--- flow/design.v ---
module MN_Serials (
    input wire [2:0] mp0, mp1, mp2, mp3, mp4, mp5, mp6, mp7,
    output wire [2:0]  mn0, mn1, mn2, mn3, mn4, mn5, mn6, mn7
);
    wire [2:0] mp [0:7];
    reg [2:0] mn [0:7];
    assign mp[0] = mp0;
    assign mp[1] = mp1;
    assign mp[2] = mp2;
    assign mp[3] = mp3;
    assign mp[4] = mp4;
    assign mp[5] = mp5;
    assign mp[6] = mp6;
    assign mp[7] = mp7;
    assign mn0 = mn[0];
    assign mn1 = mn[1];
    assign mn2 = mn[2];
    assign mn3 = mn[3];
    assign mn4 = mn[4];
    assign mn5 = mn[5];
    assign mn6 = mn[6];
    assign mn7 = mn[7];
    integer i;
    always @(*) begin
        for (i=0; i<8; i=i+1) begin
            mn[i] = 3'd0;
        end
        for (i=0; i<8; i=i+1) begin
            mn[mp[i]] = i;
        end
    end
endmodule
module NB_Series (
    input wire [2:0] mp0, mp1, mp2, mp3, mp4, mp5, mp6, mp7,mn0, mn1, mn2, mn3, mn4, mn5, mn6, mn7,
    output wire [2:0]  nb0, nb1, nb2, nb3, nb4, nb5, nb6, nb7
);
    wire [2:0] mp [0:7];
    reg [2:0] nb [0:7];
    wire [2:0] mt [0:7];
    wire [2:0] mn [0:7];
    assign mp[0] = mp0;
    assign mp[1] = mp1;
    assign mp[2] = mp2;
    assign mp[3] = mp3;
    assign mp[4] = mp4;
    assign mp[5] = mp5;
    assign mp[6] = mp6;
    assign mp[7] = mp7;
    assign mn[0] = mn0;
    assign mn[1] = mn1;
    assign mn[2] = mn2;
    assign mn[3] = mn3;
    assign mn[4] = mn4;
    assign mn[5] = mn5;
    assign mn[6] = mn6;
    assign mn[7] = mn7;
    assign nb0 = nb[0];
    assign nb1 = nb[1];
    assign nb2 = nb[2];
    assign nb3 = nb[3];
    assign nb4 = nb[4];
    assign nb5 = nb[5];
    assign nb6 = nb[6];
    assign nb7 = nb[7];
    assign mt[0] = 3'd1;
    assign mt[1] = 3'd0;
    assign mt[2] = 3'd3;
    assign mt[3] = 3'd2;
    assign mt[4] = 3'd5;
    assign mt[5] = 3'd4;
    assign mt[6] = 3'd7;
    assign mt[7] = 3'd6;
    integer i;
    always @(*) begin
        for (i=0; i<8; i=i+1) begin
            nb[i] = mn[mt[mp[i]]];
        end
    end
endmodule
`timescale 1ns / 1ps
module Priority_4_Encoder(input wire [3:0] in1, output wire [1:0] value);
    wire [1:0] data_2;
    assign value[1] = &(in1[1:0]);
    assign value[0] = data_2[0];
    assign data_2 = value[1] ? in1[3:2] : in1[1:0];
endmodule
module decoder2to4 (
    input [1:0] in,      
    output reg [3:0] out  
);
always @(*) begin
    out = 4'b0000;  
    case (in)
        2'b00: out[0] = 1;
        2'b01: out[1] = 1;
        2'b10: out[2] = 1;
        2'b11: out[3] = 1;
        default: out = 4'b0000;  
    endcase
end
endmodule
module benes_4(
    input [1:0] in0,
    input [1:0] in1,
    input [1:0] in2,
    input [1:0] in3,
    output reg state_0_0,
    output reg state_0_1,
    output reg state_0_2,
    output reg state_1_0,
    output reg state_1_1,
    output reg state_1_2
);
always @(*) begin
    case({in0, in1, in2, in3})
        {2'd0, 2'd1, 2'd2, 2'd3}: begin
            state_0_0 = 1'b1;
            state_0_1 = 1'b1;
            state_0_2 = 1'b1;
            state_1_0 = 1'b1;
            state_1_1 = 1'b1;
            state_1_2 = 1'b1;
        end
        {2'd0, 2'd1, 2'd3, 2'd2}: begin
            state_0_0 = 1'b1;
            state_0_1 = 1'b1;
            state_0_2 = 1'b1;
            state_1_0 = 1'b1;
            state_1_1 = 1'b1;
            state_1_2 = 1'b0;
        end
        {2'd0, 2'd2, 2'd1, 2'd3}: begin
            state_0_0 = 1'b1;
            state_0_1 = 1'b1;
            state_0_2 = 1'b1;
            state_1_0 = 1'b0;
            state_1_1 = 1'b0;
            state_1_2 = 1'b0;
        end
        {2'd0, 2'd2, 2'd3, 2'd1}: begin
            state_0_0 = 1'b1;
            state_0_1 = 1'b1;
            state_0_2 = 1'b1;
            state_1_0 = 1'b1;
            state_1_1 = 1'b0;
            state_1_2 = 1'b0;
        end
        {2'd0, 2'd3, 2'd1, 2'd2}: begin
            state_0_0 = 1'b1;
            state_0_1 = 1'b1;
            state_0_2 = 1'b1;
            state_1_0 = 1'b0;
            state_1_1 = 1'b0;
            state_1_2 = 1'b1;
        end
        {2'd0, 2'd3, 2'd2, 2'd1}: begin
            state_0_0 = 1'b1;
            state_0_1 = 1'b1;
            state_0_2 = 1'b1;
            state_1_0 = 1'b1;
            state_1_1 = 1'b0;
            state_1_2 = 1'b1;
        end
        {2'd1, 2'd0, 2'd2, 2'd3}: begin
            state_0_0 = 1'b1;
            state_0_1 = 1'b1;
            state_0_2 = 1'b0;
            state_1_0 = 1'b1;
            state_1_1 = 1'b1;
            state_1_2 = 1'b1;
        end
        {2'd1, 2'd0, 2'd3, 2'd2}: begin
            state_0_0 = 1'b1;
            state_0_1 = 1'b1;
            state_0_2 = 1'b0;
            state_1_0 = 1'b1;
            state_1_1 = 1'b1;
            state_1_2 = 1'b0;
        end
        {2'd1, 2'd2, 2'd0, 2'd3}: begin
            state_0_0 = 1'b1;
            state_0_1 = 1'b1;
            state_0_2 = 1'b0;
            state_1_0 = 1'b0;
            state_1_1 = 1'b0;
            state_1_2 = 1'b0;
        end
        {2'd1, 2'd2, 2'd3, 2'd0}: begin
            state_0_0 = 1'b1;
            state_0_1 = 1'b1;
            state_0_2 = 1'b0;
            state_1_0 = 1'b1;
            state_1_1 = 1'b0;
            state_1_2 = 1'b0;
        end
        {2'd1, 2'd3, 2'd0, 2'd2}: begin
            state_0_0 = 1'b1;
            state_0_1 = 1'b1;
            state_0_2 = 1'b0;
            state_1_0 = 1'b0;
            state_1_1 = 1'b0;
            state_1_2 = 1'b1;
        end
        {2'd1, 2'd3, 2'd2, 2'd0}: begin
            state_0_0 = 1'b1;
            state_0_1 = 1'b1;
            state_0_2 = 1'b0;
            state_1_0 = 1'b1;
            state_1_1 = 1'b0;
            state_1_2 = 1'b1;
        end
        {2'd2, 2'd0, 2'd1, 2'd3}: begin
            state_0_0 = 1'b1;
            state_0_1 = 1'b0;
            state_0_2 = 1'b0;
            state_1_0 = 1'b1;
            state_1_1 = 1'b1;
            state_1_2 = 1'b1;
        end
        {2'd2, 2'd0, 2'd3, 2'd1}: begin
            state_0_0 = 1'b1;
            state_0_1 = 1'b0;
            state_0_2 = 1'b0;
            state_1_0 = 1'b0;
            state_1_1 = 1'b1;
            state_1_2 = 1'b1;
        end
        {2'd2, 2'd1, 2'd0, 2'd3}: begin
            state_0_0 = 1'b1;
            state_0_1 = 1'b0;
            state_0_2 = 1'b1;
            state_1_0 = 1'b1;
            state_1_1 = 1'b1;
            state_1_2 = 1'b1;
        end
        {2'd2, 2'd1, 2'd3, 2'd0}: begin
            state_0_0 = 1'b1;
            state_0_1 = 1'b0;
            state_0_2 = 1'b1;
            state_1_0 = 1'b0;
            state_1_1 = 1'b1;
            state_1_2 = 1'b1;
        end
        {2'd2, 2'd3, 2'd0, 2'd1}: begin
            state_0_0 = 1'b1;
            state_0_1 = 1'b0;
            state_0_2 = 1'b1;
            state_1_0 = 1'b1;
            state_1_1 = 1'b0;
            state_1_2 = 1'b1;
        end
        {2'd2, 2'd3, 2'd1, 2'd0}: begin
            state_0_0 = 1'b1;
            state_0_1 = 1'b0;
            state_0_2 = 1'b0;
            state_1_0 = 1'b1;
            state_1_1 = 1'b0;
            state_1_2 = 1'b1;
        end
        {2'd3, 2'd0, 2'd1, 2'd2}: begin
            state_0_0 = 1'b1;
            state_0_1 = 1'b0;
            state_0_2 = 1'b0;
            state_1_0 = 1'b1;
            state_1_1 = 1'b1;
            state_1_2 = 1'b0;
        end
        {2'd3, 2'd0, 2'd2, 2'd1}: begin
            state_0_0 = 1'b1;
            state_0_1 = 1'b0;
            state_0_2 = 1'b0;
            state_1_0 = 1'b0;
            state_1_1 = 1'b1;
            state_1_2 = 1'b0;
        end
        {2'd3, 2'd1, 2'd0, 2'd2}: begin
            state_0_0 = 1'b1;
            state_0_1 = 1'b0;
            state_0_2 = 1'b1;
            state_1_0 = 1'b1;
            state_1_1 = 1'b1;
            state_1_2 = 1'b0;
        end
        {2'd3, 2'd1, 2'd2, 2'd0}: begin
            state_0_0 = 1'b1;
            state_0_1 = 1'b0;
            state_0_2 = 1'b1;
            state_1_0 = 1'b0;
            state_1_1 = 1'b1;
            state_1_2 = 1'b0;
        end
        {2'd3, 2'd2, 2'd0, 2'd1}: begin
            state_0_0 = 1'b1;
            state_0_1 = 1'b0;
            state_0_2 = 1'b1;
            state_1_0 = 1'b1;
            state_1_1 = 1'b0;
            state_1_2 = 1'b0;
        end
        {2'd3, 2'd2, 2'd1, 2'd0}: begin
            state_0_0 = 1'b1;
            state_0_1 = 1'b0;
            state_0_2 = 1'b0;
            state_1_0 = 1'b1;
            state_1_1 = 1'b0;
            state_1_2 = 1'b0;
        end
        default: begin
            state_0_0 = 1'b0;
            state_0_1 = 1'b0;
            state_0_2 = 1'b0;
            state_1_0 = 1'b0;
            state_1_1 = 1'b0;
            state_1_2 = 1'b0;
        end
    endcase
end
endmodule
module Benes_8p (input wire [2:0] mp0, mp1, mp2, mp3, mp4, mp5, mp6, mp7,
    input clk,
    output reg [19:0] state
);
    wire [2:0] nb0, nb1, nb2, nb3, nb4, nb5, nb6, nb7;
    wire [2:0]  mn0, mn1, mn2, mn3, mn4, mn5, mn6, mn7;
    MN_Serials m1(.mp0(mp0),
    .mp1(mp1),
    .mp2(mp2),
    .mp3(mp3),
    .mp4(mp4),
    .mp5(mp5),
    .mp6(mp6),
    .mp7(mp7),
    .mn0(mn0),
    .mn1(mn1),
    .mn2(mn2),
    .mn3(mn3),
    .mn4(mn4),
    .mn5(mn5),
    .mn6(mn6),
    .mn7(mn7)
    );
    NB_Series m2(.mp0(MP_1[0]),
    .mp1(MP_1[1]),
    .mp2(MP_1[2]),
    .mp3(MP_1[3]),
    .mp4(MP_1[4]),
    .mp5(MP_1[5]),
    .mp6(MP_1[6]),
    .mp7(MP_1[7]),
    .mn0(MN_1[0]),
    .mn1(MN_1[1]),
    .mn2(MN_1[2]),
    .mn3(MN_1[3]),
    .mn4(MN_1[4]),
    .mn5(MN_1[5]),
    .mn6(MN_1[6]),
    .mn7(MN_1[7]),
    .nb0(nb0),
    .nb1(nb1),
    .nb2(nb2),
    .nb3(nb3),
    .nb4(nb4),
    .nb5(nb5),
    .nb6(nb6),
    .nb7(nb7)
    );
    wire [2:0] mp [0:7];
    integer i, j, m;
    reg [2:0] MP_1 [0:7];
    reg [2:0] MN_1 [0:7];
    reg [2:0] MP_2 [0:7];
    reg [2:0] NB_2 [0:7];
    reg [3:0] CI_2;
    reg [2:0] MP_3 [0:7];
    reg [2:0] NB_3 [0:7];
    reg [3:0] CI_3;
    wire [2:0] P_NEXT_3_W;
    reg [2:0] P_NEXT_3;
    reg [3:0] COVER_TBL_3;
    assign P_NEXT_3_W = (NB_2[1] == 3'b000) ? 3'b010 : NB_2[1];
    wire [3:0] MASK_3_2, MASK_3;
    wire [1:0] MIN_PORT_3_W; 
    assign MASK_3_2 = 4'b0001;
    decoder2to4 d3(.in(P_NEXT_3_W[2:1]),
    .out(MASK_3)
    );
    Priority_4_Encoder p3(.in1(COVER_TBL_3),
    .value(MIN_PORT_3_W)
    );
    reg [2:0] MP_4 [0:7];
    reg [2:0] NB_4 [0:7];
    reg [3:0] CI_4;
    wire [2:0] P_NEXT_4_W, P_NEXT_4_W1;
    reg [2:0] P_NEXT_4;
    reg [3:0] COVER_TBL_4;
    assign P_NEXT_4_W = NB_3[{P_NEXT_3[2:1], ~P_NEXT_3[0]}];
    assign P_NEXT_4_W1 = (COVER_TBL_3[P_NEXT_4_W[2:1]] == 0) ? P_NEXT_4_W: {MIN_PORT_3_W,1'b0} ;
    wire [3:0] MASK_4;
    wire [1:0] MIN_PORT_4_W;
    decoder2to4 d4(.in(P_NEXT_4_W1[2:1]),
    .out(MASK_4)
    );
    Priority_4_Encoder p4(.in1(COVER_TBL_4),
    .value(MIN_PORT_4_W)
    );
    reg [2:0] P_NEXT_5;
    reg [3:0] CI_5;
    reg [2:0] MP_5 [0:7];
    wire [2:0] P_NEXT_5_W, P_NEXT_5_W1;
    assign P_NEXT_5_W = NB_4[{P_NEXT_4[2:1], ~P_NEXT_4[0]}];
    assign P_NEXT_5_W1 = (COVER_TBL_4[P_NEXT_5_W[2:1]] == 0) ? P_NEXT_5_W: {MIN_PORT_4_W,1'b0} ;
    wire [3:0] MASK_5;
    decoder2to4 d5(.in(P_NEXT_5_W1[2:1]),
    .out(MASK_5)
    );
    reg [7:0] CO;
    reg [3:0] CI_6;
    reg [1:0] ump [0:3];
    reg [1:0] dmp [0:3];
    wire state_0_0, state_0_1, state_0_2, state_1_0, state_1_1, state_1_2;
    wire state_0_0d, state_0_1d, state_0_2d, state_1_0d, state_1_1d, state_1_2d;
    benes_4 B6_U(.in0(ump[0]),
        .in1(ump[1]),
        .in2(ump[2]),
        .in3(ump[3]),
        .state_0_0(state_0_0),
        .state_0_1(state_0_1),
        .state_0_2(state_0_2),
        .state_1_0(state_1_0),
        .state_1_1(state_1_1),
        .state_1_2(state_1_2)
    );
    benes_4 B6_D(.in0(dmp[0]),
        .in1(dmp[1]),
        .in2(dmp[2]),
        .in3(dmp[3]),
        .state_0_0(state_0_0d),
        .state_0_1(state_0_1d),
        .state_0_2(state_0_2d),
        .state_1_0(state_1_0d),
        .state_1_1(state_1_1d),
        .state_1_2(state_1_2d)
    );
    always@(posedge clk)begin
        MN_1[0] <= mn0;
        MN_1[1] <= mn1;
        MN_1[2] <= mn2;
        MN_1[3] <= mn3;
        MN_1[4] <= mn4;
        MN_1[5] <= mn5;
        MN_1[6] <= mn6;
        MN_1[7] <= mn7;
        MP_1[0] <= mp0;
        MP_1[1] <= mp1;
        MP_1[2] <= mp2;
        MP_1[3] <= mp3;
        MP_1[4] <= mp4;
        MP_1[5] <= mp5;
        MP_1[6] <= mp6;
        MP_1[7] <= mp7;
        NB_2[0] <= nb0;
        NB_2[1] <= nb1;
        NB_2[2] <= nb2;
        NB_2[3] <= nb3;
        NB_2[4] <= nb4;
        NB_2[5] <= nb5;
        NB_2[6] <= nb6;
        NB_2[7] <= nb7;
        MP_2[0] <= MP_1[0];
        MP_2[1] <= MP_1[1];
        MP_2[2] <= MP_1[2];
        MP_2[3] <= MP_1[3];
        MP_2[4] <= MP_1[4];
        MP_2[5] <= MP_1[5];
        MP_2[6] <= MP_1[6];
        MP_2[7] <= MP_1[7];
        CI_2[0] <= 1'b1;
        CI_2[1] <= 1'b0;
        CI_2[2] <= 1'b0;
        CI_2[3] <= 1'b0;
        P_NEXT_3 <= P_NEXT_3_W; 
        CI_3 <= CI_2 | (MASK_3 & {4{~P_NEXT_3_W[0]}});
        MP_3[0] <= MP_2[0];
        MP_3[1] <= MP_2[1];
        MP_3[2] <= MP_2[2];
        MP_3[3] <= MP_2[3];
        MP_3[4] <= MP_2[4];
        MP_3[5] <= MP_2[5];
        MP_3[6] <= MP_2[6];
        MP_3[7] <= MP_2[7];
        NB_3[0] <= NB_2[0];
        NB_3[1] <= NB_2[1];
        NB_3[2] <= NB_2[2];
        NB_3[3] <= NB_2[3];
        NB_3[4] <= NB_2[4];
        NB_3[5] <= NB_2[5];
        NB_3[6] <= NB_2[6];
        NB_3[7] <= NB_2[7];
        COVER_TBL_3 <= MASK_3 | MASK_3_2;
        P_NEXT_4 <= P_NEXT_4_W1; 
        CI_4 <= CI_3 | (MASK_4 & {4{~P_NEXT_4_W1[0]}});
        MP_4[0] <= MP_3[0];
        MP_4[1] <= MP_3[1];
        MP_4[2] <= MP_3[2];
        MP_4[3] <= MP_3[3];
        MP_4[4] <= MP_3[4];
        MP_4[5] <= MP_3[5];
        MP_4[6] <= MP_3[6];
        MP_4[7] <= MP_3[7];
        NB_4[0] <= NB_3[0];
        NB_4[1] <= NB_3[1];
        NB_4[2] <= NB_3[2];
        NB_4[3] <= NB_3[3];
        NB_4[4] <= NB_3[4];
        NB_4[5] <= NB_3[5];
        NB_4[6] <= NB_3[6];
        NB_4[7] <= NB_3[7];
        COVER_TBL_4 <= MASK_4 | COVER_TBL_3;
        MP_5[0] <= MP_4[0];
        MP_5[1] <= MP_4[1];
        MP_5[2] <= MP_4[2];
        MP_5[3] <= MP_4[3];
        MP_5[4] <= MP_4[4];
        MP_5[5] <= MP_4[5];
        MP_5[6] <= MP_4[6];
        MP_5[7] <= MP_4[7];
        P_NEXT_5 <= P_NEXT_5_W1; 
        CI_5 <= CI_4 | (MASK_5 & {4{~P_NEXT_5_W1[0]}});
        for (i=0; i<8; i=i+1) begin
            CO[MP_5[i]] <= CI_5[i[2:1]] ^ i[0] ;
        end
        for (j=0; j<4; j=j+1) begin
            ump[j] <= (CI_5[j]== 1'b1) ? MP_5[2*j][2:1] : MP_5[2*j+1][2:1];
            dmp[j] <= (CI_5[j]== 1'b1) ? MP_5[2*j+1][2:1] : MP_5[2*j][2:1];
        end
        CI_6 <= CI_5;
        for (m=0; m<4; m=m+1) begin
            state[5*m] <= CI_6[m];
            state[5*m+4] <= CO[2*m];
        end
        state[1] <= state_0_0;
        state[2] <= state_0_1;
        state[3] <= state_0_2;
        state[6] <= state_1_0;
        state[7] <= state_1_1;
        state[8] <= state_1_2;
        state[11] <= state_0_0d;
        state[12] <= state_0_1d;
        state[13] <= state_0_2d;
        state[16] <= state_1_0d;
        state[17] <= state_1_1d;
        state[18] <= state_1_2d;
    end
endmodule
--- flow/constraint.sdc ---
create_clock -name core_clock -period 3.41 [get_ports {clk}]
set_input_delay 0.6820 -clock core_clock [delete_from_list [all_inputs] [get_ports {clk}]]
set_output_delay 0.6820 -clock core_clock [all_outputs]
set_load 0.01 [all_outputs]
--- flow/run.sh ---
#!/bin/bash
# the make line also repeats each setting of config.mk as NAME=value (left out here)
make -C /OpenROAD-flow-scripts/flow DESIGN_CONFIG=/design/flow/config.mk WORK_HOME=/design/flow/orfs CLKGATE_MAP_FILE= finish
--- flow/config.mk ---
export PLATFORM = sky130hd
export DESIGN_NAME = Benes_8p
export DESIGN_NICKNAME = Benes_8p
export VERILOG_FILES = /design/flow/design.v
export SDC_FILE = /design/flow/constraint.sdc
export NUM_CORES = 4
export LEC_CHECK = 0
export CAP_MARGIN = 20
export CELL_PAD_IN_SITES_DETAIL_PLACEMENT = 1
export CELL_PAD_IN_SITES_GLOBAL_PLACEMENT = 2
export CORE_MARGIN = 2
export CORE_UTILIZATION = 46
export CTS_CLUSTER_DIAMETER = 50
export CTS_CLUSTER_SIZE = 15
export GPL_ROUTABILITY_DRIVEN = 1
export GPL_TIMING_DRIVEN = 1
export HOLD_SLACK_MARGIN = 0.28
export MAX_ROUTING_LAYER = met4
export PLACE_DENSITY_LB_ADDON = 0.23
export SLEW_MARGIN = 20
export TNS_END_PERCENT = 60
==> flow_metrics.py, run 1 <==
# Metrics from the implementation run
metrics = {
    "status": {
        "status": "no timing/DRC/antenna violations",
    },
    "final_timing": {
        "setup_violations": 0,
        "worst_pin_slew_ns": 0.6542,
        "rsz0062_at_grt": "no",
        "drv_slew": 0,
        "maxClockFrequency_mhz": 423.6,
        "min_period_over_period_pct": 69.23,
        "fin_skew_ns": 0.01967,
        "tns_ns": 0,
        "max-slew-margin-rel_pct": 56.33,
        "period_needed_ns": 2.361,
        "hold_viol_final": 0,
    },
    "worst_setup_path": {
        "slowest_delay_ns": 0.74,
        "crit_family": "flip-flops",
        "critPathMaxFanout": 17,
        "r2r.worst_path.cells": 5,
        "cp_num_cells": 5,
        "startpoint_type": "flip-flop",
        "crit_required_ns": 3.85,
        "crit_arrival_ns": 2.80,
        "cpMaxStageDelayCell": "dfxtp_1",
        "reg2reg_to": "CI_4[1]",
        "cp_num_buf_inv": 0,
        "cp-endpoint": "CI_4[1]",
        "critPathLaunch": "P_NEXT_3[0]",
        "worst-r2r-setup-slack_ns": 1.05,
        "end_kind": "flip-flop",
        "crit_chain": "nand2_1 -> mux4_2 -> a21o_1 -> or3_1 -> a31o_1",
        "worst-setup-path-type": "flip-flop to flip-flop",
        "r2r-start": "P_NEXT_3[0]",
    },
    "yosys": {
        "top_logic_kind": "simple AND/OR/NAND/NOR gates",
        "top_cells_by_count": "279 x dfxtp_1, 80 x nand2_1, 63 x nor2_1",
        "numSynthFlops": 279,
        "area_leaders": "dfxtp_1 51%, mux4_2 4.7%, a21oi_1 2.8%",
        "fp_nets": 1163,
        "synth-edff-count": 0,
        "ys_sh_mux_pct": 8.645,
        "synth.distinct_cells": 73,
        "postSynthCellCount": 1127,
        "synth.avg_cell_area_um2": 9.785,
        "synth-cells-yosys": 1127,
        "async_flop_share_pct": 0,
        "synth_seq_share_pct": 50.65,
        "yosys_warnings": 29,
        "adder_share_pct": 1.248,
        "most_common_cell": "dfxtp_1",
        "syn_area_um2": 11030,
        "yosysTopAreaCellShare_pct": 50.65,
        "ys_sh_simple_pct": 18.78,
        "top_area_cell": "dfxtp_1",
        "synthAoiAreaFrac_pct": 15.72,
        "yosys-stat-area_um2": 11030,
        "ys.flop_type": "dfxtp_1",
        "synthXorXnorAreaFrac_pct": 0.8736,
    },
    "pwr": {
        "power_frac_comb_pct": 18.3,
        "p_per_area_nw_per_um2": 748.4,
        "power_clock_mw": 3.25,
        "irDropWorstVdd_v": 0.0004177,
        "power.share.clock_pct": 34.4,
        "power_leader": "registers",
        "comb_power_mw": 1.73,
        "switchingPower_mw": 2.975,
        "p_int_mw": 6.472,
        "powerSeq_mw": 4.46,
        "power_leakage_nw": 4.953,
        "power.total_mw": 9.448,
        "sw_frac_of_total_pct": 31.49,
        "seqPwrFrac_pct": 47.2,
    },
    "job": {
        "warnings": 29,
        "cap_violations": 0,
    },
    "finish": {
        "syn2layout_area_growth_pct": 14.47,
        "fin_nets": 1176,
    },
    "clock_tree": {
        "cts_resized": 0,
        "htreeDepth": 1,
        "cts_setup_buffers": 0,
        "clkLatencyLatePin_ns": 0.56,
        "clockBufferDepth": 3,
        "cts.sinks": 279,
        "path_clk_slew_ns": 0.07,
        "cts_tree": "yes",
        "cts_buffers": 31,
        "cts_hold_buf": 0,
        "clock-root-buffer": "clkbuf_16",
    },
    "drt": {
        "viasPerCell": 5.755,
        "drc_errors": 0,
        "drtIter0Drc": 530,
        "vias": 8512,
        "antennaDiodeCount": 0,
        "dr.pass1.iters": 7,
        "drtAntennaViolNets": 0,
        "wl_mm": 29.05,
        "wire_per_inst_um": 19.64,
    },
    "floorplan": {
        "fp-row-count": 56,
        "core_um2": 23470,
        "fp.dieH_um": 158.8,
        "initCoreUtil_pct": 46.98,
        "chipArea_um2": 25230,
        "io_pins": 45,
        "die_w_um": 158.8,
    },
    "place": {
        "portBuffers": 43,
        "gp_congestion": 0.8435,
        "place_hpwl_mm": 20.48,
    },
    "grt": {
        "grt_max_degree": 18,
        "grt_overflow_total": 0,
        "grt_first_pass_wirelength_mm": 46.92,
        "grt_pass1_vias": 8618,
        "grt_usage_pct": 23.68,
        "antenna_found_initial": 0,
    },
    "min_path": {
        "hold_path_class": "flip-flop to flip-flop",
        "min-delay-start": "NB_2[5][0]",
        "hold_depth": 0,
        "whs_endpoint": "NB_3[5][0]",
    },
}
[cell type report]
type,instances,area [um2]
clock buffers,36,814.5
inverters,50,187.7
clock inverters,17,202.7
flip-flops and latches,279,5585
repair buffers,44,437.9
fillers,2584,10850
multi-input cells,734,4996
well taps,319,399.1
[per-stage QoR]
stage	cell area, um2	setup WS [ns]	util [%]	hold WS, ns	cells
after floorplan	11030	1.421	-	0.3096	1127
after global placement	11610	1.062	49.45	0.3100	1426
after detailed placement	11610	0.9983	49.45	0.3132	1426
after CTS	12620	1.070	53.78	0.3210	1479
after global routing	12620	0.9183	53.78	0.3209	1479
final	12620	1.049	53.78	0.3214	1479
[per-layer routing]
layer	global-route usage [%]	vias up	part of all wire (%)	wire, um
met2	39.94	164	49	14300
met4	8.507	0	3.2	934
li1	-	4098	-	-
met5	-	-	0	0
met3	2.978	63	3.6	1050
met1	29.29	4187	44	12770
==> run 2, diff against run 1 <==
- ABC_AREA: default -> 0
- CELL_PAD_IN_SITES_DETAIL_PLACEMENT: 1 -> default
- CELL_PAD_IN_SITES_GLOBAL_PLACEMENT: 2 -> default
- CORE_ASPECT_RATIO: default -> 0.5
- CORE_UTILIZATION: 46 -> 72
- CTS_CLUSTER_DIAMETER: 50 -> 164
- CTS_CLUSTER_SIZE: 15 -> 46
- GPL_ROUTABILITY_DRIVEN: 1 -> default
- GPL_TIMING_DRIVEN: 1 -> default
- HOLD_SLACK_MARGIN: 0.28 -> default
- PLACE_DENSITY_LB_ADDON: 0.23 -> 0.19
- SETUP_SLACK_MARGIN: default -> -0.1
- TNS_END_PERCENT: 60 -> default
- clock period: 3.41 -> 1.17 ns (I/O delays scaled with it)
==> flow_metrics.py, run 2 <==
# Generated from Yosys and OpenROAD reports
metrics = {
    "yosys": {
        "synth.avg_cell_area_um2": 9.785,
        "postSynthCellCount": 1127,
        "fp_nets": 1163,
        "synthAoiAreaFrac_pct": 15.72,
        "yosys-stat-area_um2": 11030,
        "yosys_warnings": 29,
        "top_cells_by_count": "279 x dfxtp_1, 80 x nand2_1, 63 x nor2_1",
        "top_logic_kind": "simple AND/OR/NAND/NOR gates",
        "synth-cells-yosys": 1127,
        "ys.flop_type": "dfxtp_1",
        "top_area_cell": "dfxtp_1",
        "most_common_cell": "dfxtp_1",
        "synth.distinct_cells": 73,
        "yosysTopAreaCellShare_pct": 50.65,
        "adder_share_pct": 1.248,
        "synth-edff-count": 0,
        "ys_sh_mux_pct": 8.645,
        "async_flop_share_pct": 0,
        "ys_sh_simple_pct": 18.78,
        "synth_seq_share_pct": 50.65,
        "numSynthFlops": 279,
        "syn_area_um2": 11030,
        "area_leaders": "dfxtp_1 51%, mux4_2 4.7%, a21oi_1 2.8%",
        "synthXorXnorAreaFrac_pct": 0.8736,
    },
    "floorplan": {
        "initCoreUtil_pct": 75.02,
        "die_w_um": 179.0,
        "fp-row-count": 31,
        "io_pins": 45,
        "chipArea_um2": 16380,
        "fp.dieH_um": 91.51,
        "core_um2": 14700,
    },
    "place": {
        "place_hpwl_mm": 27.71,
        "portBuffers": 43,
        "gp_congestion": 1.070,
    },
    "status": {
        "firstError": "[ERROR DPL-0038] Utilization greater than 100%, impossible to legalize",
        "status": "aborted with a tool error",
        "haltStage": "clock tree synthesis",
    },
}
==> run 2: metrics by stage <==
step / instance area (um2) / hold slack, ns / power (mW) / std cells / worst slack, ns
2_1_floorplan: 11440 / 0.2617 / 16.80 / 1127 / -0.6534
3_3_place_gp: 13740 / 0.3097 / 20.00 / 1574 / -0.6925
3_5_place_dp: 13740 / 0.3120 / 20.87 / 1574 / -0.9190
==> run 3, diff against run 2 <==
- ABC_AREA: 0 -> 1
- CORE_ASPECT_RATIO: 0.5 -> default
- CTS_CLUSTER_DIAMETER: 164 -> 355
- CTS_CLUSTER_SIZE: 46 -> 34
- PLACE_DENSITY_LB_ADDON: 0.19 -> 0.25
- SETUP_SLACK_MARGIN: -0.1 -> default
- clock period: 1.17 -> 1.3 ns (I/O delays scaled with it)
==> flow_metrics.py, run 3 <==
# Generated from Yosys and OpenROAD reports
metrics = {
    "yosys": {
        "top_logic_kind": "simple AND/OR/NAND/NOR gates",
        "syn_area_um2": 10590,
        "synth-edff-count": 0,
        "synth_seq_share_pct": 52.76,
        "yosysTopAreaCellShare_pct": 52.76,
        "fp_nets": 1373,
        "ys.flop_type": "dfxtp_1",
        "top_area_cell": "dfxtp_1",
        "adder_share_pct": 1.300,
        "ys_sh_mux_pct": 0,
        "ys_sh_simple_pct": 25.84,
        "async_flop_share_pct": 0,
        "synthAoiAreaFrac_pct": 11.15,
        "synth-cells-yosys": 1337,
        "postSynthCellCount": 1337,
        "top_cells_by_count": "279 x dfxtp_1, 269 x nand2_1, 204 x inv_1",
        "numSynthFlops": 279,
        "synth.avg_cell_area_um2": 7.918,
        "yosys_warnings": 29,
        "synth.distinct_cells": 48,
        "most_common_cell": "dfxtp_1",
        "yosys-stat-area_um2": 10590,
        "synthXorXnorAreaFrac_pct": 0.5791,
        "area_leaders": "dfxtp_1 53%, nand2_1 9.5%, inv_1 7.2%",
    },
    "status": {
        "status": "aborted with a tool error",
        "firstError": "[ERROR GRT-0116] Global routing finished with congestion. Check the congestion regions in the DRC Viewer.",
        "haltStage": "global routing",
    },
    "clock_tree": {
        "clockBufferDepth": 3,
        "cts_buffers": 12,
        "htreeDepth": 1,
        "cts.sinks": 279,
        "clock-root-buffer": "clkbuf_16",
    },
    "floorplan": {
        "chipArea_um2": 15690,
        "initCoreUtil_pct": 73.40,
        "core_um2": 14420,
        "die_w_um": 125.3,
        "fp.dieH_um": 125.3,
        "io_pins": 45,
        "fp-row-count": 44,
    },
    "grt": {
        "grt_overflow_total": 411,
        "grt_usage_pct": 89.61,
    },
    "place": {
        "gp_congestion": 1.184,
        "dpl-instance-area_um2": 12610,
        "portBuffers": 43,
        "place_hpwl_mm": 26.03,
        "dp.cells": 1717,
        "pre_cts_ws_ns": -0.5365,
    },
}
## run 3: layer usage
layer	overflow	global-route usage, %
met1	5	84.53
met2	284	105.3
met3	21	74.15
met4	101	93.01
met5	-	-
## run 3: repair_timing
item	CTS
setup buffers	30
hold buffers	0
setup endpoints to repair	72
resized	286
pin swaps	46
## run 3: through the flow
stage | hold slack [ns] | TNS, ns | util (%)
2_1_floorplan | 0.2877 | -1.003 | -
3_3_place_gp | 0.3097 | -9.169 | 87.41
3_5_place_dp | 0.3120 | -16.18 | 87.41
4_1_cts | 0.1686 | -5.273 | 96.36
==> run 4, diff against run 3 <==
- ABC_AREA: 1 -> 0
- CORE_UTILIZATION: 72 -> 71
- CTS_CLUSTER_DIAMETER: 355 -> 27
- PLACE_DENSITY_LB_ADDON: 0.25 -> default
- SETUP_SLACK_MARGIN: default -> 0.58
- clock period: 1.3 -> 2.0 ns (I/O delays scaled with it)
==> flow_metrics.py, run 4 <==
# Generated from Yosys and OpenROAD reports
metrics = {
    "yosys": {
        "synthXorXnorAreaFrac_pct": 0.8736,
        "ys.flop_type": "dfxtp_1",
        "async_flop_share_pct": 0,
        "fp_nets": 1163,
        "top_area_cell": "dfxtp_1",
        "synth.avg_cell_area_um2": 9.785,
        "synth-edff-count": 0,
        "synth_seq_share_pct": 50.65,
        "yosys_warnings": 29,
        "yosys-stat-area_um2": 11030,
        "synth.distinct_cells": 73,
        "yosysTopAreaCellShare_pct": 50.65,
        "ys_sh_simple_pct": 18.78,
        "area_leaders": "dfxtp_1 51%, mux4_2 4.7%, a21oi_1 2.8%",
        "syn_area_um2": 11030,
        "adder_share_pct": 1.248,
        "top_logic_kind": "simple AND/OR/NAND/NOR gates",
        "top_cells_by_count": "279 x dfxtp_1, 80 x nand2_1, 63 x nor2_1",
        "synth-cells-yosys": 1127,
        "ys_sh_mux_pct": 8.645,
        "most_common_cell": "dfxtp_1",
        "postSynthCellCount": 1127,
        "numSynthFlops": 279,
        "synthAoiAreaFrac_pct": 15.72,
    },
    "place": {
        "pre_cts_ws_ns": -0.02930,
        "gp_congestion": 0.9734,
        "dp.cells": 1337,
        "portBuffers": 43,
        "place_hpwl_mm": 19.51,
        "dpl-instance-area_um2": 11900,
    },
    "clock_tree": {
        "clockBufferDepth": 3,
        "clock-root-buffer": "clkbuf_16",
        "cts_buffers": 42,
        "htreeDepth": 2,
        "cts.sinks": 279,
    },
    "floorplan": {
        "fp.dieH_um": 128.6,
        "initCoreUtil_pct": 72.54,
        "fp-row-count": 45,
        "io_pins": 45,
        "die_w_um": 128.6,
        "chipArea_um2": 16550,
        "core_um2": 15200,
    },
    "status": {
        "haltStage": "global routing",
        "firstError": "[ERROR DPL-0038] Utilization greater than 100%, impossible to legalize",
        "status": "aborted with a tool error",
    },
}
-- run 4: metrics by stage --
step | setup TNS (ns) | util [%]
floorplan | 0 | -
global placement | 0 | 78.28
detailed placement | -0.03312 | 78.28
CTS | 0 | 94.22
-- run 4: what timing repair did --
action | in CTS
resized | 275
setup buffers | 53
hold buffers | 0
pin swaps | 58
setup endpoints to repair | 75
==> run 5, diff against run 4 <==
- CORE_UTILIZATION: 71 -> 72
- CTS_CLUSTER_DIAMETER: 27 -> 28
- HOLD_SLACK_MARGIN: default -> -0.1
- PLACE_DENSITY_LB_ADDON: default -> 0.25
- SETUP_SLACK_MARGIN: 0.58 -> default
- clock period: 2.0 -> 1.92 ns (I/O delays scaled with it)
==> flow_metrics.py, run 5 <==
# Metrics from the implementation run
metrics = {
    "grt": {
        "grt_pass1_vias": 10190,
        "grt_usage_pct": 45.16,
        "grt_max_degree": 18,
        "antenna_found_initial": 8,
        "grt_overflow_total": 0,
        "grt_first_pass_wirelength_mm": 55.50,
    },
    "yosys": {
        "ys_sh_mux_pct": 8.645,
        "postSynthCellCount": 1127,
        "synth.distinct_cells": 73,
        "synth-cells-yosys": 1127,
        "synthAoiAreaFrac_pct": 15.72,
        "most_common_cell": "dfxtp_1",
        "yosys_warnings": 29,
        "synth_seq_share_pct": 50.65,
        "numSynthFlops": 279,
        "top_cells_by_count": "279 x dfxtp_1, 80 x nand2_1, 63 x nor2_1",
        "top_area_cell": "dfxtp_1",
        "top_logic_kind": "simple AND/OR/NAND/NOR gates",
        "synth.avg_cell_area_um2": 9.785,
        "adder_share_pct": 1.248,
        "ys_sh_simple_pct": 18.78,
        "fp_nets": 1163,
        "async_flop_share_pct": 0,
        "synth-edff-count": 0,
        "ys.flop_type": "dfxtp_1",
        "area_leaders": "dfxtp_1 51%, mux4_2 4.7%, a21oi_1 2.8%",
        "syn_area_um2": 11030,
        "synthXorXnorAreaFrac_pct": 0.8736,
        "yosysTopAreaCellShare_pct": 50.65,
        "yosys-stat-area_um2": 11030,
    },
    "clock_tree": {
        "htreeDepth": 2,
        "path_clk_slew_ns": 0.06,
        "cts_tree": "yes",
        "cts_buffers": 42,
        "clockBufferDepth": 3,
        "clock-root-buffer": "clkbuf_16",
        "cts_hold_buf": 0,
        "clkLatencyLatePin_ns": 0.58,
        "cts.sinks": 279,
    },
    "finish": {
        "fin_cells": 1475,
        "fin_nets": 1279,
        "fin_util_pct": 92.55,
        "final_area_um2": 13970,
        "fillers": 503,
        "syn2layout_area_growth_pct": 26.64,
    },
    "job": {
        "cap_violations": 0,
        "warnings": 31,
    },
    "pwr": {
        "power.total_mw": 20.79,
        "p_per_area_nw_per_um2": 1489,
        "power.share.clock_pct": 39.3,
        "sw_frac_of_total_pct": 35.86,
        "p_int_mw": 13.34,
        "power_frac_comb_pct": 22.6,
        "powerSeq_mw": 7.92,
        "irDropWorstVdd_v": 0.001092,
        "seqPwrFrac_pct": 38.1,
        "switchingPower_mw": 7.456,
        "power_leader": "clock",
        "power_leakage_nw": 5.648,
        "power_clock_mw": 8.17,
        "comb_power_mw": 4.71,
    },
    "floorplan": {
        "chipArea_um2": 16320,
        "fp-row-count": 45,
        "fp.dieH_um": 127.8,
        "io_pins": 45,
        "initCoreUtil_pct": 73.08,
        "die_w_um": 127.8,
        "core_um2": 15090,
    },
    "drt": {
        "drc_errors": 0,
        "dr.pass1.iters": 17,
        "wl_mm": 44.89,
        "top_layer_used": "met4",
        "viasPerCell": 7.746,
        "wl_met3_mm": 6.985,
        "drtIter0Drc": 3024,
        "routed-wl-met2_mm": 18.70,
        "drtAntennaViolNets": 0,
        "vias": 11430,
        "m1WireLength_mm": 14.01,
        "wire_per_inst_um": 30.43,
    },
    "status": {
        "so.violations": "negative setup slack",
        "status": "failed layout checks",
    },
    "worst_setup_path": {
        "crit_required_ns": 2.30,
        "reg2reg_to": "NB_2[6][1]",
        "r2r.worst_path.cells": 4,
        "cpMaxStageDelayCell": "a31oi_1",
        "critPathLaunch": "MN_1[6][1]",
        "crit_chain": "mux2i_1 -> o21ai_0 -> a21oi_1 -> a31oi_1",
        "startpoint_type": "flip-flop",
        "worst-setup-path-type": "flip-flop to flip-flop",
        "worst-r2r-setup-slack_ns": -0.57,
        "cp_num_buf_inv": 0,
        "slowest_delay_ns": 0.70,
        "crit_family": "AND-OR/OR-AND gates",
        "cp-endpoint": "NB_2[6][1]",
        "crit_arrival_ns": 2.87,
        "r2r-start": "MN_1[6][1]",
        "critPathMaxFanout": 8,
        "cp_num_cells": 4,
        "end_kind": "flip-flop",
    },
    "final_timing": {
        "max-slew-margin-rel_pct": 38.35,
        "setup_violations": 21,
        "fin_ws_ns": -0.5652,
        "period_needed_ns": 2.485,
        "maxClockFrequency_mhz": 402.4,
        "rsz0062_at_grt": "yes",
        "drv_slew": 0,
        "fin_skew_ns": 0.03395,
        "worst_pin_slew_ns": 0.8990,
        "min_period_over_period_pct": 129.4,
        "hold_viol_final": 0,
    },
    "place": {
        "place_hpwl_mm": 18.78,
        "dp.cells": 1368,
        "portBuffers": 43,
        "gp_congestion": 0.9962,
        "dpl-instance-area_um2": 12000,
    },
    "min_path": {
        "hold_path_class": "input port to flip-flop",
        "whs_endpoint": "MP_1[0][2]",
        "min-delay-start": "mp0[2]",
        "hold_depth": 1,
    },
}
## run 5: area by class of cell
type,count,area (um2),share of cell area (%)
clock inverter,31,372.9,2.670
clock buffer,47,1090,7.803
tap,188,235.2,1.684
multi-input combinational,734,5299,37.94
antenna,10,25.02,0.1792
timing repair buffer,136,1140,8.162
sequential,279,5614,40.20
inverter,50,190.2,1.362
## run 5: what timing repair did
item,CTS,global route
gates cloned,0,0
gates resized,46,56
pin swaps,14,23
setup buffers,4,15
setup endpoints to repair,16,26
endpoints found under the hold margin,0,0
## run 5: stage by stage
step	TNS, ns	hold slack, ns	worst slack, ns
2_1_floorplan	0	0.3096	0.05066
3_3_place_gp	0	0.3099	0.01533
3_5_place_dp	-0.3311	0.3121	-0.07931
4_1_cts	-0.08248	0.2861	-0.07133
5_1_grt	-3.563	0.2972	-0.4736
6_report	-4.060	0.3087	-0.5652
## run 5: layer usage
metal  GRT usage [%]  vias up
met5               -        -
li1                -     4330
met4           31.48        0
met2           71.75     1423
met3           11.73      592
met1           49.75     5081
==> run 6, diff against run 5 <==
- CTS_CLUSTER_DIAMETER: 28 -> 188
- HOLD_SLACK_MARGIN: -0.1 -> default
- PLACE_DENSITY: default -> 0.38
- PLACE_DENSITY_LB_ADDON: 0.25 -> default
- SETUP_SLACK_MARGIN: default -> 0.54
==> flow_metrics.py, run 6 <==
# Generated from Yosys and OpenROAD reports
metrics = {
    "yosys": {
        "ys_sh_simple_pct": 18.78,
        "synth-edff-count": 0,
        "area_leaders": "dfxtp_1 51%, mux4_2 4.7%, a21oi_1 2.8%",
        "syn_area_um2": 11030,
        "numSynthFlops": 279,
        "adder_share_pct": 1.248,
        "top_cells_by_count": "279 x dfxtp_1, 80 x nand2_1, 63 x nor2_1",
        "most_common_cell": "dfxtp_1",
        "yosys-stat-area_um2": 11030,
        "synth.distinct_cells": 73,
        "synth-cells-yosys": 1127,
        "synth_seq_share_pct": 50.65,
        "yosys_warnings": 29,
        "async_flop_share_pct": 0,
        "ys.flop_type": "dfxtp_1",
        "fp_nets": 1163,
        "synthAoiAreaFrac_pct": 15.72,
        "ys_sh_mux_pct": 8.645,
        "postSynthCellCount": 1127,
        "synthXorXnorAreaFrac_pct": 0.8736,
        "top_area_cell": "dfxtp_1",
        "yosysTopAreaCellShare_pct": 50.65,
        "top_logic_kind": "simple AND/OR/NAND/NOR gates",
        "synth.avg_cell_area_um2": 9.785,
    },
    "place": {
        "dpl-instance-area_um2": 12100,
        "place_hpwl_mm": 20.42,
        "pre_cts_ws_ns": -0.08276,
        "portBuffers": 43,
        "dp.cells": 1361,
        "gp_congestion": 0.9435,
    },
    "clock_tree": {
        "clock-root-buffer": "clkbuf_16",
        "htreeDepth": 1,
        "cts.sinks": 279,
        "cts_hold_buf": 0,
        "clockBufferDepth": 3,
        "cts_buffers": 12,
    },
    "floorplan": {
        "fp.dieH_um": 127.8,
        "chipArea_um2": 16320,
        "fp-row-count": 45,
        "io_pins": 45,
        "core_um2": 15090,
        "die_w_um": 127.8,
        "initCoreUtil_pct": 73.08,
    },
    "status": {
        "status": "aborted with a tool error",
        "firstError": "[ERROR GRT-0232] Routing congestion too high. Check the congestion heatmap in the GUI.",
        "haltStage": "global routing",
    },
    "grt": {
        "grt_usage_pct": 73.04,
        "grt_overflow_total": 6,
    },
}
## run 6: timing repair
| action | CTS |
|---|---|
| setup endpoints to repair | 74 |
| setup buffers | 50 |
| cloned | 0 |
| gates resized | 265 |
| pin swaps | 57 |
## run 6: metal layers
metal  GRT usage (%)  overflow
met5               -         -
met4           73.30         3
met3           47.62         2
met2           92.80         1
met1           72.41         0
==> run 7, diff against run 6 <==
- CORE_ASPECT_RATIO: default -> 1.39
- CTS_CLUSTER_DIAMETER: 188 -> 164
- CTS_CLUSTER_SIZE: 34 -> 46
- PLACE_DENSITY: 0.38 -> default
- PLACE_DENSITY_LB_ADDON: default -> 0.19
- SETUP_SLACK_MARGIN: 0.54 -> 0.34
- TNS_END_PERCENT: default -> 5
- clock period: 1.92 -> 1.17 ns (I/O delays scaled with it)
==> flow_metrics.py, run 7 <==
# Generated from Yosys and OpenROAD reports
metrics = {
    "yosys": {
        "synthAoiAreaFrac_pct": 15.72,
        "top_logic_kind": "simple AND/OR/NAND/NOR gates",
        "area_leaders": "dfxtp_1 51%, mux4_2 4.7%, a21oi_1 2.8%",
        "top_cells_by_count": "279 x dfxtp_1, 80 x nand2_1, 63 x nor2_1",
        "synth-edff-count": 0,
        "ys.flop_type": "dfxtp_1",
        "yosys-stat-area_um2": 11030,
        "postSynthCellCount": 1127,
        "most_common_cell": "dfxtp_1",
        "ys_sh_mux_pct": 8.645,
        "yosys_warnings": 29,
        "adder_share_pct": 1.248,
        "async_flop_share_pct": 0,
        "numSynthFlops": 279,
        "syn_area_um2": 11030,
        "synth.distinct_cells": 73,
        "synth.avg_cell_area_um2": 9.785,
        "fp_nets": 1163,
        "synth_seq_share_pct": 50.65,
        "ys_sh_simple_pct": 18.78,
        "synth-cells-yosys": 1127,
        "top_area_cell": "dfxtp_1",
        "synthXorXnorAreaFrac_pct": 0.8736,
        "yosysTopAreaCellShare_pct": 50.65,
    },
    "floorplan": {
        "chipArea_um2": 16340,
        "core_um2": 15050,
        "fp-row-count": 53,
        "die_w_um": 109.0,
        "initCoreUtil_pct": 73.26,
        "fp.dieH_um": 149.9,
        "io_pins": 45,
    },
    "place": {
        "gp_congestion": 1.081,
        "portBuffers": 43,
        "dpl-instance-area_um2": 13670,
        "place_hpwl_mm": 25.77,
    },
    "status": {
        "status": "aborted with a tool error",
        "haltStage": "clock tree synthesis",
        "firstError": "[ERROR DPL-0033] detailed placement checks failed during check placement.",
    },
}
## run 7: through the flow
stage / cells / setup TNS [ns] / setup WS, ns / util (%) / hold WS [ns]
2_1_floorplan: 1127 / -18.37 / -0.6534 / - / 0.2617
3_3_place_gp: 1579 / -29.91 / -0.7235 / 90.82 / 0.3095
3_5_place_dp: 1579 / -36.10 / -0.8480 / 90.82 / 0.3121
==> run 8, diff against run 7 <==
- CAP_MARGIN: 20 -> 30
- CELL_PAD_IN_SITES_GLOBAL_PLACEMENT: default -> 2
- CORE_ASPECT_RATIO: 1.39 -> 1.96
- CORE_MARGIN: 2 -> 10
- CORE_UTILIZATION: 72 -> 37
- CTS_CLUSTER_DIAMETER: 164 -> 378
- CTS_CLUSTER_SIZE: 46 -> 34
- GPL_TIMING_DRIVEN: default -> 1
- HOLD_SLACK_MARGIN: default -> 0.06
- MAX_ROUTING_LAYER: met4 -> met5
- MIN_ROUTING_LAYER: default -> met1
- PLACE_DENSITY_LB_ADDON: 0.19 -> 0.07
- SETUP_SLACK_MARGIN: 0.34 -> 0.29
- SLEW_MARGIN: 20 -> 25
- TNS_END_PERCENT: 5 -> 20
- clock period: 1.17 -> 3.68 ns (I/O delays scaled with it)
==> flow_metrics.py, run 8 <==
# Metrics from the implementation run
metrics = {
    "drt": {
        "wire_per_inst_um": 21.72,
        "drtIter0Drc": 460,
        "drc_errors": 0,
        "vias": 8114,
        "antennaDiodeCount": 0,
        "dr.pass1.iters": 5,
        "drtAntennaViolNets": 0,
        "wl_mm": 32.19,
        "viasPerCell": 5.475,
    },
    "floorplan": {
        "die_w_um": 143.3,
        "fp.dieH_um": 261.7,
        "fp-row-count": 88,
        "initCoreUtil_pct": 37.51,
        "core_um2": 29400,
        "io_pins": 45,
        "chipArea_um2": 37510,
    },
    "yosys": {
        "top_area_cell": "dfxtp_1",
        "yosys-stat-area_um2": 11030,
        "synth-cells-yosys": 1127,
        "adder_share_pct": 1.248,
        "synth.distinct_cells": 73,
        "area_leaders": "dfxtp_1 51%, mux4_2 4.7%, a21oi_1 2.8%",
        "synth.avg_cell_area_um2": 9.785,
        "syn_area_um2": 11030,
        "ys_sh_simple_pct": 18.78,
        "postSynthCellCount": 1127,
        "synthAoiAreaFrac_pct": 15.72,
        "synthXorXnorAreaFrac_pct": 0.8736,
        "synth_seq_share_pct": 50.65,
        "top_logic_kind": "simple AND/OR/NAND/NOR gates",
        "ys.flop_type": "dfxtp_1",
        "ys_sh_mux_pct": 8.645,
        "most_common_cell": "dfxtp_1",
        "fp_nets": 1163,
        "synth-edff-count": 0,
        "numSynthFlops": 279,
        "yosysTopAreaCellShare_pct": 50.65,
        "async_flop_share_pct": 0,
        "top_cells_by_count": "279 x dfxtp_1, 80 x nand2_1, 63 x nor2_1",
        "yosys_warnings": 29,
    },
    "grt": {
        "antenna_found_initial": 0,
        "grt_usage_pct": 17.13,
        "grt_max_degree": 35,
        "grt_first_pass_wirelength_mm": 48.82,
        "grt_pass1_vias": 8241,
        "grt_overflow_total": 0,
    },
    "clock_tree": {
        "cts_resized": 0,
        "clock-root-buffer": "clkbuf_16",
        "cts_buffers": 12,
        "path_clk_slew_ns": 0.12,
        "clockBufferDepth": 3,
        "cts_setup_buffers": 0,
        "cts_tree": "yes",
        "cts_hold_buf": 0,
        "htreeDepth": 1,
        "cts.sinks": 279,
        "clkLatencyLatePin_ns": 0.50,
    },
    "min_path": {
        "hold_path_class": "flip-flop to flip-flop",
        "hold_depth": 0,
        "min-delay-start": "MP_4[6][1]",
        "whs_endpoint": "MP_5[6][1]",
    },
    "worst_setup_path": {
        "crit_required_ns": 4.06,
        "worst-r2r-setup-slack_ns": 1.32,
        "end_kind": "flip-flop",
        "worst-setup-path-type": "flip-flop to flip-flop",
        "critPathMaxFanout": 5,
        "slowest_delay_ns": 0.42,
        "r2r-start": "MP_5[3][1]",
        "cp-endpoint": "CO[0]",
        "critPathLaunch": "MP_5[3][1]",
        "crit_chain": "inv_1 -> ha_1 -> nor4_1 -> nand2_1 -> and3_1 -> a211o_1 -> a221oi_1 -> o221ai_1",
        "crit_arrival_ns": 2.75,
        "cp_num_buf_inv": 1,
        "reg2reg_to": "CO[0]",
        "crit_family": "AND-OR/OR-AND gates",
        "r2r.worst_path.cells": 8,
        "startpoint_type": "flip-flop",
        "cpMaxStageDelayCell": "nor4_1",
        "cp_num_cells": 8,
    },
    "final_timing": {
        "min_period_over_period_pct": 64.21,
        "maxClockFrequency_mhz": 423.2,
        "tns_ns": 0,
        "setup_violations": 0,
        "fin_skew_ns": 0.03706,
        "rsz0062_at_grt": "no",
        "drv_slew": 0,
        "worst_pin_slew_ns": 0.6509,
        "timing.hold.ws_ns": 0.3270,
        "max-slew-margin-rel_pct": 56.15,
        "hold_viol_final": 0,
        "period_needed_ns": 2.363,
    },
    "job": {
        "warnings": 29,
        "cap_violations": 0,
    },
    "place": {
        "portBuffers": 43,
        "place_hpwl_mm": 25.26,
        "gp_congestion": 0.8792,
    },
    "pwr": {
        "sw_frac_of_total_pct": 32.87,
        "switchingPower_mw": 2.424,
        "irDropWorstVdd_v": 0.0002757,
        "p_per_area_nw_per_um2": 613.5,
        "power_leakage_nw": 4.635,
        "powerSeq_mw": 4.14,
        "power_leader": "registers",
        "power_clock_mw": 1.59,
        "power.total_mw": 7.375,
        "comb_power_mw": 1.65,
        "power_frac_comb_pct": 22.4,
        "power.share.clock_pct": 21.5,
        "seqPwrFrac_pct": 56.1,
        "p_int_mw": 4.951,
    },
    "status": {
        "status": "no timing/DRC/antenna violations",
    },
    "finish": {
        "fin_nets": 1158,
        "syn2layout_area_growth_pct": 8.997,
    },
}
==> run 8: metal layers <==
| metal | wire length [um] | global-route usage, % |
|---|---|---|
| met5 | 0 | 0 |
| met4 | 2154 | 11.11 |
| met3 | 598 | 1.157 |
| met2 | 19270 | 36.49 |
| met1 | 10170 | 14.14 |
==> run 8: metrics by stage <==
stage	std cells	instance area (um2)	setup slack [ns]	utilization (%)
after floorplan	1127	11030	1.691	-
after global placement	1468	11660	1.134	39.68
after detailed placement	1468	11660	1.130	39.68
after CTS	1482	12020	1.279	40.89
after global routing	1482	12020	1.014	40.89
final	1482	12020	1.317	40.89
==> run 8: final cells by class <==
cell class	count	area [um2]
Clock inverter	1	30.03
Multi-Input combinational cell	734	4996
Fill cell	2912	17380
Tap cell	360	450.4
Clock buffer	13	325.3
Sequential cell	279	5585
Timing Repair Buffer	45	445.4
Inverter	50	187.7
==> run 9, diff against run 8 <==
- ABC_AREA: 0 -> default
- CAP_MARGIN: 30 -> 20
- CELL_PAD_IN_SITES_GLOBAL_PLACEMENT: 2 -> default
- CORE_ASPECT_RATIO: 1.96 -> default
- CORE_MARGIN: 10 -> 2
- CORE_UTILIZATION: 37 -> 70
- CTS_CLUSTER_DIAMETER: 378 -> default
- CTS_CLUSTER_SIZE: 34 -> 33
- GPL_TIMING_DRIVEN: 1 -> default
- HOLD_SLACK_MARGIN: 0.06 -> 0.26
- MAX_ROUTING_LAYER: met5 -> default
- MIN_ROUTING_LAYER: met1 -> default
- PLACE_DENSITY_LB_ADDON: 0.07 -> default
- SETUP_SLACK_MARGIN: 0.29 -> -0.12
- SLEW_MARGIN: 25 -> 20
- TNS_END_PERCENT: 20 -> default
- clock period: 3.68 -> 1.3 ns (I/O delays scaled with it)
==> flow_metrics.py, run 9 <==
# Generated from Yosys and OpenROAD reports
metrics = {
    "status": {
        "status": "aborted with a tool error",
        "haltStage": "clock tree synthesis",
        "firstError": "[ERROR DPL-0038] Utilization greater than 100%, impossible to legalize",
    },
    "yosys": {
        "synthXorXnorAreaFrac_pct": 0.8736,
        "synth.distinct_cells": 73,
        "top_logic_kind": "simple AND/OR/NAND/NOR gates",
        "syn_area_um2": 11030,
        "adder_share_pct": 1.248,
        "synth-cells-yosys": 1127,
        "synth-edff-count": 0,
        "synth_seq_share_pct": 50.65,
        "top_cells_by_count": "279 x dfxtp_1, 80 x nand2_1, 63 x nor2_1",
        "top_area_cell": "dfxtp_1",
        "synthAoiAreaFrac_pct": 15.72,
        "postSynthCellCount": 1127,
        "most_common_cell": "dfxtp_1",
        "ys_sh_mux_pct": 8.645,
        "fp_nets": 1163,
        "ys.flop_type": "dfxtp_1",
        "area_leaders": "dfxtp_1 51%, mux4_2 4.7%, a21oi_1 2.8%",
        "async_flop_share_pct": 0,
        "synth.avg_cell_area_um2": 9.785,
        "yosys_warnings": 29,
        "yosys-stat-area_um2": 11030,
        "ys_sh_simple_pct": 18.78,
        "numSynthFlops": 279,
        "yosysTopAreaCellShare_pct": 50.65,
    },
    "place": {
        "pre_cts_ws_ns": -0.7583,
        "gp_congestion": 0.9526,
        "place_hpwl_mm": 26.13,
        "dp.cells": 1600,
        "portBuffers": 43,
    },
    "floorplan": {
        "fp-row-count": 45,
        "core_um2": 15310,
        "fp.dieH_um": 129.5,
        "initCoreUtil_pct": 72.01,
        "chipArea_um2": 16770,
        "die_w_um": 129.5,
        "io_pins": 45,
    },
}
run 9: per-stage QoR:
step / cell area (um2) / total power [mW]
floorplan: 11240 / 14.84
global placement: 13770 / 18.28
detailed placement: 13770 / 18.75
==> run 10, diff against run 9 <==
- ABC_AREA: default -> 1
- CORE_UTILIZATION: 70 -> 72
- CTS_CLUSTER_DIAMETER: default -> 352
- CTS_CLUSTER_SIZE: 33 -> 14
- HOLD_SLACK_MARGIN: 0.26 -> 0.08
- PLACE_DENSITY_LB_ADDON: default -> 0.25
- SETUP_SLACK_MARGIN: -0.12 -> -0.15
- clock period: 1.3 -> 1.58 ns (I/O delays scaled with it)
==> flow_metrics.py, run 10 <==
# Metrics from the implementation run
metrics = {
    "floorplan": {
        "fp-row-count": 44,
        "fp.dieH_um": 125.3,
        "io_pins": 45,
        "die_w_um": 125.3,
        "core_um2": 14420,
        "chipArea_um2": 15690,
        "initCoreUtil_pct": 73.40,
    },
    "drt": {
        "drtAntennaViolNets": 0,
        "wire_per_inst_um": 22.18,
        "wl_mm": 36.97,
        "antennaDiodeCount": 0,
        "viasPerCell": 6.696,
        "dr.pass1.iters": 10,
        "drtIter0Drc": 2391,
        "drc_errors": 0,
        "vias": 11160,
    },
    "pwr": {
        "irDropWorstVdd_v": 0.0008528,
        "seqPwrFrac_pct": 47.9,
        "p_per_area_nw_per_um2": 1482,
        "p_int_mw": 12.46,
        "sw_frac_of_total_pct": 34.39,
        "comb_power_mw": 4.77,
        "power.total_mw": 18.99,
        "power_leakage_nw": 5.974,
        "power_leader": "registers",
        "powerSeq_mw": 9.10,
        "power.share.clock_pct": 27.0,
        "power_clock_mw": 5.12,
        "switchingPower_mw": 6.530,
        "power_frac_comb_pct": 25.1,
    },
    "min_path": {
        "whs_endpoint": "MP_1[0][2]",
        "hold_path_class": "input port to flip-flop",
        "min-delay-start": "mp0[2]",
        "hold_depth": 1,
    },
    "grt": {
        "grt_overflow_total": 0,
        "grt_usage_pct": 40.09,
        "grt_pass1_vias": 10000,
        "grt_max_degree": 16,
        "antenna_found_initial": 1,
        "grt_first_pass_wirelength_mm": 50.16,
    },
    "worst_setup_path": {
        "reg2reg_to": "CO[6]",
        "critPathLaunch": "MP_5[5][1]",
        "critPathMaxFanout": 4,
        "crit_required_ns": 2.03,
        "startpoint_type": "flip-flop",
        "worst-setup-path-type": "flip-flop to flip-flop",
        "cp-endpoint": "CO[6]",
        "end_kind": "flip-flop",
        "r2r.worst_path.cells": 8,
        "cp_num_cells": 8,
        "crit_chain": "inv_1 -> ha_1 -> inv_1 -> nor4_1 -> nand2_1 -> nand2_1 -> nand2_1 -> a21oi_2",
        "worst-r2r-setup-slack_ns": -0.49,
        "r2r-start": "MP_5[5][1]",
        "slowest_delay_ns": 0.54,
        "path_common_cell": "nand2_1",
        "cpMaxStageDelayCell": "nor4_1",
        "cp_num_buf_inv": 2,
        "crit_arrival_ns": 2.52,
        "crit_family": "simple AND/OR/NAND/NOR gates",
    },
    "yosys": {
        "top_area_cell": "dfxtp_1",
        "async_flop_share_pct": 0,
        "yosysTopAreaCellShare_pct": 52.76,
        "yosys_warnings": 29,
        "ys_sh_mux_pct": 0,
        "area_leaders": "dfxtp_1 53%, nand2_1 9.5%, inv_1 7.2%",
        "syn_area_um2": 10590,
        "ys.flop_type": "dfxtp_1",
        "synth.distinct_cells": 48,
        "top_logic_kind": "simple AND/OR/NAND/NOR gates",
        "synth_seq_share_pct": 52.76,
        "most_common_cell": "dfxtp_1",
        "synthAoiAreaFrac_pct": 11.15,
        "yosys-stat-area_um2": 10590,
        "numSynthFlops": 279,
        "synth-edff-count": 0,
        "fp_nets": 1373,
        "synthXorXnorAreaFrac_pct": 0.5791,
        "synth.avg_cell_area_um2": 7.918,
        "top_cells_by_count": "279 x dfxtp_1, 269 x nand2_1, 204 x inv_1",
        "synth-cells-yosys": 1337,
        "postSynthCellCount": 1337,
        "adder_share_pct": 1.300,
        "ys_sh_simple_pct": 25.84,
    },
    "finish": {
        "final_area_um2": 12810,
        "fin_cells": 1667,
        "fin_util_pct": 88.84,
        "syn2layout_area_growth_pct": 21.04,
        "fin_nets": 1519,
        "fillers": 657,
    },
    "final_timing": {
        "period_needed_ns": 2.071,
        "timing.hold.ws_ns": 0.2979,
        "fin_ws_ns": -0.4913,
        "rsz0062_at_grt": "yes",
        "tns_ns": -5.979,
        "min_period_over_period_pct": 131.1,
        "max-slew-margin-rel_pct": 58.48,
        "fin_skew_ns": 0.01531,
        "hold_viol_final": 0,
        "drv_slew": 0,
        "maxClockFrequency_mhz": 482.8,
        "worst_pin_slew_ns": 0.6171,
        "setup_violations": 45,
    },
    "clock_tree": {
        "clkLatencyLatePin_ns": 0.52,
        "cts_buffers": 23,
        "htreeDepth": 1,
        "cts_tree": "yes",
        "path_clk_slew_ns": 0.07,
        "cts.sinks": 279,
        "clock-root-buffer": "clkbuf_16",
        "clockBufferDepth": 3,
    },
    "status": {
        "so.violations": "negative setup slack",
        "status": "failed layout checks",
    },
    "job": {
        "warnings": 31,
        "cap_violations": 0,
    },
    "place": {
        "place_hpwl_mm": 22.07,
        "pre_cts_ws_ns": -0.3019,
        "portBuffers": 43,
        "dpl-instance-area_um2": 11800,
        "gp_congestion": 1.039,
        "dp.cells": 1634,
    },
}
==> run 10: layout make-up <==
| type | instances | area (um2) | share of cell area [%] |
|---|---|---|---|
| clock buffers | 24 | 579.3 | 4.521 |
| inverters | 207 | 779.5 | 6.083 |
| multi-input cells | 833 | 4447 | 34.70 |
| well taps | 184 | 230.2 | 1.797 |
| repair buffers | 139 | 1159 | 9.042 |
| clock inverters | 1 | 8.758 | 0.06835 |
| flip-flops and latches | 279 | 5610 | 43.78 |
==> run 10: routing by layer <==
metal,up-vias,GRT usage [%],share of wire [%],routed length [um]
met5,-,0,0,0
met4,0,24.31,10,3746
met1,4876,46.08,33,12030
met3,452,8.686,12,4392
li1,4699,-,-,-
met2,1135,68.57,45,16790
==> run 10: what timing repair did <==
action | CTS | global route
buffers inserted | 1 | 9
hold buffers | 0 | 0
gates resized | 25 | 90
setup endpoints to repair | 15 | 22
pin swaps | 4 | 26
endpoints found under the hold margin | 0 | 0
==> run 11, diff against run 10 <==
- ABC_AREA: 1 -> default
- CORE_UTILIZATION: 72 -> 40
- CTS_CLUSTER_DIAMETER: 352 -> default
- CTS_CLUSTER_SIZE: 14 -> default
- HOLD_SLACK_MARGIN: 0.08 -> default
- PLACE_DENSITY_LB_ADDON: 0.25 -> default
- SETUP_SLACK_MARGIN: -0.15 -> default
- clock period: 1.58 -> 3.82 ns (I/O delays scaled with it)
==> flow_metrics.py, run 11 <==
# Metrics from the implementation run
metrics = {
    "clock_tree": {
        "clockBufferDepth": 3,
        "cts_setup_buffers": 0,
        "cts_tree": "yes",
        "clock-root-buffer": "clkbuf_16",
        "htreeDepth": 1,
        "cts.sinks": 279,
        "cts_resized": 0,
        "path_clk_slew_ns": 0.06,
        "cts_hold_buf": 0,
        "cts_buffers": 29,
    },
    "yosys": {
        "yosys_warnings": 29,
        "fp_nets": 1163,
        "synth.avg_cell_area_um2": 9.785,
        "top_cells_by_count": "279 x dfxtp_1, 80 x nand2_1, 63 x nor2_1",
        "most_common_cell": "dfxtp_1",
        "yosysTopAreaCellShare_pct": 50.65,
        "synth-edff-count": 0,
        "synthXorXnorAreaFrac_pct": 0.8736,
        "ys_sh_simple_pct": 18.78,
        "syn_area_um2": 11030,
        "ys.flop_type": "dfxtp_1",
        "postSynthCellCount": 1127,
        "synth_seq_share_pct": 50.65,
        "synth-cells-yosys": 1127,
        "ys_sh_mux_pct": 8.645,
        "async_flop_share_pct": 0,
        "top_logic_kind": "simple AND/OR/NAND/NOR gates",
        "yosys-stat-area_um2": 11030,
        "area_leaders": "dfxtp_1 51%, mux4_2 4.7%, a21oi_1 2.8%",
        "top_area_cell": "dfxtp_1",
        "synth.distinct_cells": 73,
    },
    "grt": {
        "antenna_found_initial": 0,
        "grt_overflow_total": 0,
        "grt_pass1_vias": 7556,
        "grt_max_degree": 18,
    },
    "pwr": {
        "irDropWorstVdd_v": 0.0003006,
        "seqPwrFrac_pct": 47.7,
        "p_int_mw": 5.861,
        "sw_frac_of_total_pct": 29.44,
        "power_clock_mw": 2.86,
        "power_frac_comb_pct": 17.9,
        "powerSeq_mw": 3.96,
        "comb_power_mw": 1.49,
        "p_per_area_nw_per_um2": 658.7,
        "power_leader": "registers",
        "power.share.clock_pct": 34.4,
        "power_leakage_nw": 4.939,
    },
    "place": {
        "place_hpwl_mm": 17.72,
        "dp.cells": 1447,
        "gp_congestion": 0.8984,
        "portBuffers": 43,
    },
    "worst_setup_path": {
        "cp_num_cells": 8,
        "worst-setup-path-type": "flip-flop to flip-flop",
        "r2r.worst_path.cells": 8,
        "worst-r2r-setup-slack_ns": 1.46,
        "r2r-start": "MP_5[3][1]",
        "crit_chain": "inv_1 -> ha_1 -> nor4_1 -> nand2_1 -> and3_1 -> a211o_1 -> a221oi_1 -> o221ai_1",
        "cp-endpoint": "CO[0]",
        "critPathMaxFanout": 5,
        "crit_required_ns": 4.22,
        "startpoint_type": "flip-flop",
        "reg2reg_to": "CO[0]",
        "cp_num_buf_inv": 1,
        "cpMaxStageDelayCell": "dfxtp_1",
        "crit_arrival_ns": 2.75,
        "end_kind": "flip-flop",
    },
    "min_path": {
        "whs_endpoint": "NB_3[0][2]",
        "min-delay-start": "NB_2[0][2]",
        "hold_path_class": "flip-flop to flip-flop",
        "hold_depth": 0,
    },
    "drt": {
        "vias": 8222,
        "wire_per_inst_um": 16.82,
        "drtIter0Drc": 597,
        "antennaDiodeCount": 0,
        "viasPerCell": 5.485,
        "dr.pass1.iters": 5,
        "drc_errors": 0,
        "wl_mm": 25.21,
        "drtAntennaViolNets": 0,
    },
    "final_timing": {
        "hold_viol_final": 0,
        "worst_pin_slew_ns": 0.6500,
        "fin_skew_ns": 0.009846,
        "setup_violations": 0,
        "tns_ns": 0,
        "timing.hold.ws_ns": 0.3204,
        "min_period_over_period_pct": 61.74,
        "max-slew-margin-rel_pct": 56.61,
        "maxClockFrequency_mhz": 424.0,
        "period_needed_ns": 2.358,
    },
    "finish": {
        "syn2layout_area_growth_pct": 14.34,
        "fin_nets": 1173,
        "seqCellArea_um2": 5585,
        "fillers": 2525,
        "fin_cells": 1499,
        "comb_area_um2": 4996,
    },
    "status": {
        "status": "no timing/DRC/antenna violations",
    },
    "floorplan": {
        "io_pins": 45,
        "fp.dieH_um": 170.0,
        "core_um2": 27030,
        "die_w_um": 170.0,
    },
    "job": {
        "warnings": 29,
        "cap_violations": 0,
    },
}
-- run 11: stage by stage --
stage,instance area [um2],setup slack [ns],power (mW)
floorplan,11030,1.831,4.939
global placement,11630,1.436,5.489
detailed placement,11630,1.367,5.504
CTS,12610,1.497,8.370
global route,12610,1.246,8.731
finish,12610,1.462,8.306
-- run 11: area by class of cell --
class / instances / area share (%)
clock buffer: 35 / 6.172
clock inverter: 17 / 1.627
inverter: 50 / 1.488
multi-input combinational: 734 / 39.62
sequential: 279 / 44.29
tap: 341 / 3.384
timing repair buffer: 43 / 3.413
-- run 11: per-layer routing --
| metal | global-route usage [%] | share of wire [%] |
|---|---|---|
| met3 | 2.535 | 4.8 |
| met1 | 22.64 | 46 |
| met5 | 0 | 0 |
| met4 | 5.500 | 2.9 |
| met2 | 29.45 | 47 |
Power and IR drop assume default switching activity.
